==> run a <==
// Temple
module Temple #(
    parameter ADDR_WIDTH = 16,
    parameter DATA_WIDTH = 16
) (
    input                   clk,
    rst,
    output [ADDR_WIDTH-1:0] addr,
    input  [          15:0] rd_data,
    output [          15:0] wr_data,
    output                  en
);
Settings: LEC_CHECK=0, CAP_MARGIN=20, CORE_MARGIN=2, CORE_UTILIZATION=40, GPL_TIMING_DRIVEN=0, MIN_ROUTING_LAYER=met2, PLACE_DENSITY=0.6, SLEW_MARGIN=20; clock period 7.0 ns.
run.sh (not shown) runs the stock make flow with config.mk's settings and CLKGATE_MAP_FILE=.
==> run b: changes against run a <==
Settings changed: CORE_UTILIZATION 40 to 72, CTS_CLUSTER_SIZE set to 15, GPL_TIMING_DRIVEN 0 to not set, MIN_ROUTING_LAYER met2 to not set.
==> flow/constraint.sdc (replaced) <==
create_clock -name core_clock -period 3.08 [get_ports {clk}]
set_input_delay 0.6160 -clock core_clock [delete_from_list [all_inputs] [get_ports {clk}]]
set_output_delay 0.6160 -clock core_clock [all_outputs]
set_load 0.01 [all_outputs]
==> run c: changes against run a <==
Settings changed: CORE_UTILIZATION 40 to 63, GPL_TIMING_DRIVEN 0 to not set, MIN_ROUTING_LAYER met2 to not set, PLACE_DENSITY 0.6 to not set.
==> flow/constraint.sdc (replaced) <==
create_clock -name core_clock -period 3.2 [get_ports {clk}]
set_input_delay 0.6400 -clock core_clock [delete_from_list [all_inputs] [get_ports {clk}]]
set_output_delay 0.6400 -clock core_clock [all_outputs]
set_load 0.01 [all_outputs]
==> summary.txt <==
yosys + openroad results -> count of instances resized after the clock tree is built 35, Placed Cells 2175, run status finished clean, number of cells traversed by the worst hold path 1, total wirelength of the detailed-routed design 66.6 mm, WHS Endpoint statemachine.state[0]$_DFF_PN1_, detailed router's first-iteration violation count 1628, Chip Width 199 µm, Critical Path AT 3.66 ns, global routing usage on met3 7.58%, Tmin final 3.19 ns, cells along the critical path buf_4 -> mux2_8 -> buf_4 -> mux4_2 -> a22o_1 -> a21oi_1 -> and4_1 -> o21ai_1, pre-CTS setup slack -0.302 ns, Setup Total Neg Slack 0 ns, tapcells inserted 511, final antenna diode count 0
(the above is from run c)
==> summary.txt <==
yosys + openroad results -> run status finished clean, tapcells inserted 773, total wirelength of the detailed-routed design 71.6 mm, count of instances resized after the clock tree is built 0, global routing usage on met3 45.7%, Chip Width 249 µm, pre-CTS setup slack 1.88 ns, Placed Cells 2375, detailed router's first-iteration violation count 3913, WHS Endpoint statemachine.state[0]$_DFF_PN1_, Critical Path AT 3.58 ns, cells along the critical path buf_2 -> or3_1 -> nor2_1 -> nand3_1 -> clkbuf_1 -> o21ai_0 -> clkdlybuf4s50_1, M2 GR Usage 40.4%, Tmin final 4.98 ns, Setup Total Neg Slack 0 ns, final antenna diode count 12
(the above is from run a)
==> summary.txt <==
yosys + openroad results -> Tmin final 3.65 ns, Placed Cells 2107, share of the synthesized area in the top cell type 62.2%, number of setup violations in the final report 209, total wirelength of the detailed-routed design 89.3 mm, detailed router's first-iteration violation count 4926, least setup slack across all paths after layout -0.568 ns, tapcells inserted 442, final antenna diode count 6, run status finished with violations, pre-CTS setup slack -0.197 ns, Layout Check Fails negative setup slack, count of instances resized after the clock tree is built 41, Critical Path AT 4.06 ns, global routing usage on met3 23.1%, Setup Total Neg Slack -10.73 ns
(the above is from run b)

* * *

==> inputs of exp/delta <==
==> flow/design.v <==
`timescale 1ns / 1ns
`timescale 1ns / 1ns
module alu #(
    parameter DATA_WIDTH = 16
) (
    input [DATA_WIDTH-1:0] data_in1,
    data_in2,
    input [1:0] op,
    output reg [DATA_WIDTH-1:0] data_out,
    output [2:0] flag
);
  reg carry;
  wire zero, neg;
  wire [16:0] data_in1_add, data_in2_add;
  assign data_in1_add = data_in1;
  assign data_in2_add = data_in2;
  always @(*) begin
    case (op)
      2'b00: {carry, data_out} = {1'b0, ~(data_in1 | data_in2)};
      2'b01: {carry, data_out} = data_in1_add + data_in2_add;
      2'b10: {carry, data_out} = {1'b0, data_in1};
      2'b11: {carry, data_out} = {1'b0, (data_in2 >> 1)};
    endcase
  end
  assign zero = ~(|data_out);
  assign neg  = data_out[DATA_WIDTH-1];
  assign flag = {zero, neg, carry};
endmodule
`timescale 1ns / 1ns
module register #(
    parameter N = 16
) (
    input clk,
    rst,
    en,
    input [N-1:0] data_in,
    output reg [N-1:0] data_out
);
  always @(posedge clk, negedge rst) begin
    if (!rst) begin
      data_out <= 0;
    end else begin
      if (en) begin
        data_out <= data_in;
      end
    end
  end
endmodule
`timescale 1ns / 1ns
module registerfile #(
    parameter N = 16,
    M = 5
) (
    input clk,
    en,
    input [N-1:0] wr_data,
    input [M-1:0] addr,
    output [N-1:0] rd_data
);
  reg [N-1:0] mem[(2**M)-1:0];
  assign rd_data = (addr == 29) ? 0 : ( (addr == 30) ? 16'h1 : ( (addr == 31) ? 16'hffff : mem[addr]));
  always @(posedge clk) begin
    if (en) begin
      mem[addr] <= wr_data;
    end
  end
endmodule
`timescale 1ns / 1ns
 `timescale 1ns / 1ns
module state (
    input            clk,
    rst,
    input      [2:0] op,
    output reg [3:0] state,
    input      [2:0] flag
);
  reg [3:0] nextstate;
  reg       br;
  always @(*) begin
    case (state)
      4'b0000: begin
        if (op == 3'b000) begin
          nextstate = 4'b0001;
        end else if (op == 3'b001) begin
          nextstate = 4'b0010;
        end else if (op == 3'b010) begin
          nextstate = 4'b0011;
        end else if (op == 3'b011) begin
          nextstate = 4'b1010;
        end else if (op == 3'b100) begin
          nextstate = 4'b0100;
        end else if (op == 3'b101) begin
          nextstate = 4'b0101;
        end else if (op == 3'b110) begin
          nextstate = 4'b1000;
        end else nextstate = 4'b0111;
      end
      4'b0001: begin
        nextstate = 4'b1010;
      end
      4'b0010: nextstate = 4'b1010;
      4'b0011: nextstate = 4'b1010;
      4'b0100: nextstate = 4'b1010;
      4'b0101: nextstate = 4'b0110;
      4'b0110: nextstate = 4'b1010;
      4'b0111: nextstate = 4'b1010;
      4'b1000:
      if (br) nextstate = 4'b1001;
      else nextstate = 4'b1010;
      4'b1001: nextstate = 4'b0000;
      4'b1010: nextstate = 4'b0000;
      default: nextstate = 4'b0000;
    endcase   
  end
  always @(posedge clk, negedge rst) begin
    if (!rst) begin
      state <= 4'b0000;
    end else begin
      state <= nextstate;
    end
  end
  always @(*) begin
    case (op)
      3'h0: br = 0;
      3'h1: br = flag[0];
      3'h2: br = flag[1];
      3'h3: br = flag[1] | flag[0];
      3'h4: br = flag[2];
      3'h5: br = flag[2] | flag[0];
      3'h6: br = flag[2] | flag[1];
      3'h7: br = 1;
      default: br = 0;
    endcase   
  end   
endmodule   
`timescale 1ns / 1ns
 `timescale 1ns / 1ns
module decode (
    input [2:0] op,
    input [3:0] state,
    output reg [13:0] dec
);
  always @(*) begin
    case (state)
      4'b0000: begin
        if (op == 3'b110) begin
          dec = 14'b1_1_x_x_xx_xx_1_0_0_1_0_0;
        end else if (op == 3'b101) begin
          dec = 14'b1_1_x_x_xx_xx_1_0_0_0_0_0;
        end else if (op == 3'b011) begin
          dec = 14'bx_1_0_x_1x_xx_0_0_1_0_0_0;
        end else begin
          dec = 14'bx_1_x_x_xx_xx_0_0_0_1_0_0;
        end
      end
      4'b0001: dec = 14'bx_1_x_1_xx_00_0_1_0_0_1_0;
      4'b0010: dec = 14'bx_1_x_1_xx_01_0_1_0_0_1_0;
      4'b0011: dec = 14'bx_0_x_0_1x_xx_0_1_0_0_0_0;
      4'b0100: dec = 14'bx_0_x_x_xx_xx_0_0_0_0_0_1;
      4'b0101: dec = 14'b1_1_x_0_00_xx_1_1_0_0_0_0;
      4'b0110: dec = 14'b1_1_x_0_01_xx_0_1_0_0_0_0;
      4'b1000: dec = 14'bx_1_1_x_xx_xx_0_0_1_0_0_0;
      4'b1001: dec = 14'b0_1_x_x_xx_xx_1_0_0_0_0_0;
      4'b0111: dec = 14'bx_1_x_1_xx_11_0_1_0_0_1_0;
      4'b1011: dec = 14'bx_1_0_x_xx_xx_0_0_0_0_0_1;
      4'b1010: dec = 14'b1_1_x_x_xx_xx_1_0_0_0_0_0;
      default: dec = 14'b0;
    endcase
  end
endmodule
`timescale 1ns / 1ns
module Temple #(
    parameter ADDR_WIDTH = 16,
    parameter DATA_WIDTH = 16
) (
    input                   clk,
    rst,
    output [ADDR_WIDTH-1:0] addr,
    input  [          15:0] rd_data,
    output [          15:0] wr_data,
    output                  en
);
  wire [15:0] pc_sel_data, acc_sel_data, reg_sel_data, imm_sel_data;
  wire [15:0] pc_out, add_out, acc_out;
  wire [15:0] regfile_out, rf_out, alu_out;
  wire [2:0] flag_out, alu_flag;
  wire pc_sel, acc_sel, reg_sel, addr_sel;
  wire pc_en, acc_en, regfile_en, flag_en, rf_en;
  wire [1:0] imm_sel, alu_op;
  wire [ 2:0] op;
  wire [ 3:0] state;
  wire [13:0] dec;
  wire [ 4:0] regfile_addr;
  wire [ 7:0] half_imm_data;
  assign {pc_sel,addr_sel,reg_sel,acc_sel,imm_sel[1:0],alu_op[1:0],pc_en,acc_en,regfile_en,rf_en,flag_en,en} = dec;
  state statemachine (
      .clk(clk),
      .rst(rst),
      .op(op),
      .state(state),
      .flag(flag_out)
  );
  decode decode (
      .op(op),
      .state(state),
      .dec(dec)
  );
  register PC (
      .clk(clk),
      .rst(rst),
      .en(pc_en),
      .data_in(pc_sel_data),
      .data_out(pc_out)
  );
  register Acc (
      .clk(clk),
      .rst(rst),
      .en(acc_en),
      .data_in(acc_sel_data),
      .data_out(acc_out)
  );
  register #(
      .N(3)
  ) flag (
      .clk(clk),
      .rst(rst),
      .en(flag_en),
      .data_in(alu_flag),
      .data_out(flag_out)
  );
  register regi (
      .clk(clk),
      .rst(rst),
      .en(rf_en),
      .data_in(regfile_out),
      .data_out(rf_out)
  );
  alu alu (
      .data_in1(rf_out),
      .data_in2(acc_out),
      .op(alu_op),
      .data_out(alu_out),
      .flag(alu_flag)
  );
  registerfile regfile (
      .clk(clk),
      .en(regfile_en),
      .wr_data(reg_sel_data),
      .rd_data(regfile_out),
      .addr(regfile_addr)
  );
  assign pc_sel_data = (pc_sel) ? add_out : rf_out;
  assign add_out = pc_out + 16'h1;
  assign acc_sel_data = (acc_sel) ? alu_out : imm_sel_data;
  assign reg_sel_data = (reg_sel) ? add_out : acc_out;
  assign addr = addr_sel ? {pc_out[15:1], 1'b0} : {rf_out[15:1], 1'b0};
  assign wr_data = acc_out;
  assign op = (pc_out[0]) ? rd_data[15:13] : rd_data[7:5];
  assign regfile_addr = (pc_out[0]) ? rd_data[12:8] : rd_data[4:0];
  assign half_imm_data = (pc_out[0]) ? rd_data[15:8] : rd_data[7:0];
  assign imm_sel_data = (imm_sel[1]) ? rd_data[15:0] : ( (imm_sel[0]) ? {half_imm_data, acc_out[7:0]} : {acc_out[15:8], half_imm_data});
endmodule   
==> flow/run.sh <==
#!/bin/bash
# the make line also repeats each setting of config.mk as NAME=value (left out here)
make -C /OpenROAD-flow-scripts/flow DESIGN_CONFIG=/design/flow/config.mk WORK_HOME=/design/flow/orfs CLKGATE_MAP_FILE= finish
==> flow/config.mk <==
export PLATFORM = sky130hd
export DESIGN_NAME = Temple
export DESIGN_NICKNAME = Temple
export VERILOG_FILES = /design/flow/design.v
export SDC_FILE = /design/flow/constraint.sdc
export NUM_CORES = 4
export LEC_CHECK = 0
export ABC_AREA = 1
export CAP_MARGIN = 5
export CORE_MARGIN = 2
export CORE_UTILIZATION = 40
export CTS_CLUSTER_SIZE = 62
export GPL_TIMING_DRIVEN = 0
export MAX_ROUTING_LAYER = met4
export MIN_ROUTING_LAYER = met2
export PLACE_DENSITY_LB_ADDON = 0.08
export SLEW_MARGIN = 20
==> flow/constraint.sdc <==
create_clock -name core_clock -period 7.0 [get_ports {clk}]
set_input_delay 1.4000 -clock core_clock [delete_from_list [all_inputs] [get_ports {clk}]]
set_output_delay 1.4000 -clock core_clock [all_outputs]
set_load 0.01 [all_outputs]
==> exp/quartz: changes against exp/delta <==
==> flow/config.mk (replaced) <==
export PLATFORM = sky130hd
export DESIGN_NAME = Temple
export DESIGN_NICKNAME = Temple
export VERILOG_FILES = /design/flow/design.v
export SDC_FILE = /design/flow/constraint.sdc
export NUM_CORES = 4
export LEC_CHECK = 0
export CAP_MARGIN = 20
export CORE_MARGIN = 2
export CORE_UTILIZATION = 70
export CTS_CLUSTER_SIZE = 15
export PLACE_DENSITY = 0.6
export SETUP_SLACK_MARGIN = 0.4
export SLEW_MARGIN = 20
==> flow/constraint.sdc (replaced) <==
create_clock -name core_clock -period 3.08 [get_ports {clk}]
set_input_delay 0.6160 -clock core_clock [delete_from_list [all_inputs] [get_ports {clk}]]
set_output_delay 0.6160 -clock core_clock [all_outputs]
set_load 0.01 [all_outputs]
==> qor summary <==
                                                    exp/delta                 exp/quartz
Result of the run                    timing/DRC/antenna clean  aborted with a tool error
Failing step                                                -             global routing
Synthesized flop and latch total                          571                        560
Post-CTS setup repair buffer count                          0                         38
Total cells reported by yosys after synthesis           2,054                      1,505
Number of instances in the synthesized netlist          2,054                      1,505
Count of library flops with an enable pin                 509                        498
Basic Gates by Area                                     13.9%                      6.76%
Number of buffers created by CTS                           61                         52
Die height                                             251 um                     189 um
Largest type area fraction                              62.5%                      62.2%
Placed instance area                               27,000 um2                 26,900 um2
Async SR Flop Fraction                                  10.9%                      11.1%
Core Box Area                                      60,400 um2                 33,700 um2
Share of cell area taken by muxes after synthesis          0%                      11.9%
Chip Width                                             251 um                     189 um
Area fraction in compound gates                         11.0%                      7.75%
Clock net sink count                                      571                        560
Chip area                                          63,100 um2                 35,900 um2
Top cell type by instance count after synthesis       nand2_1                   edfxtp_1
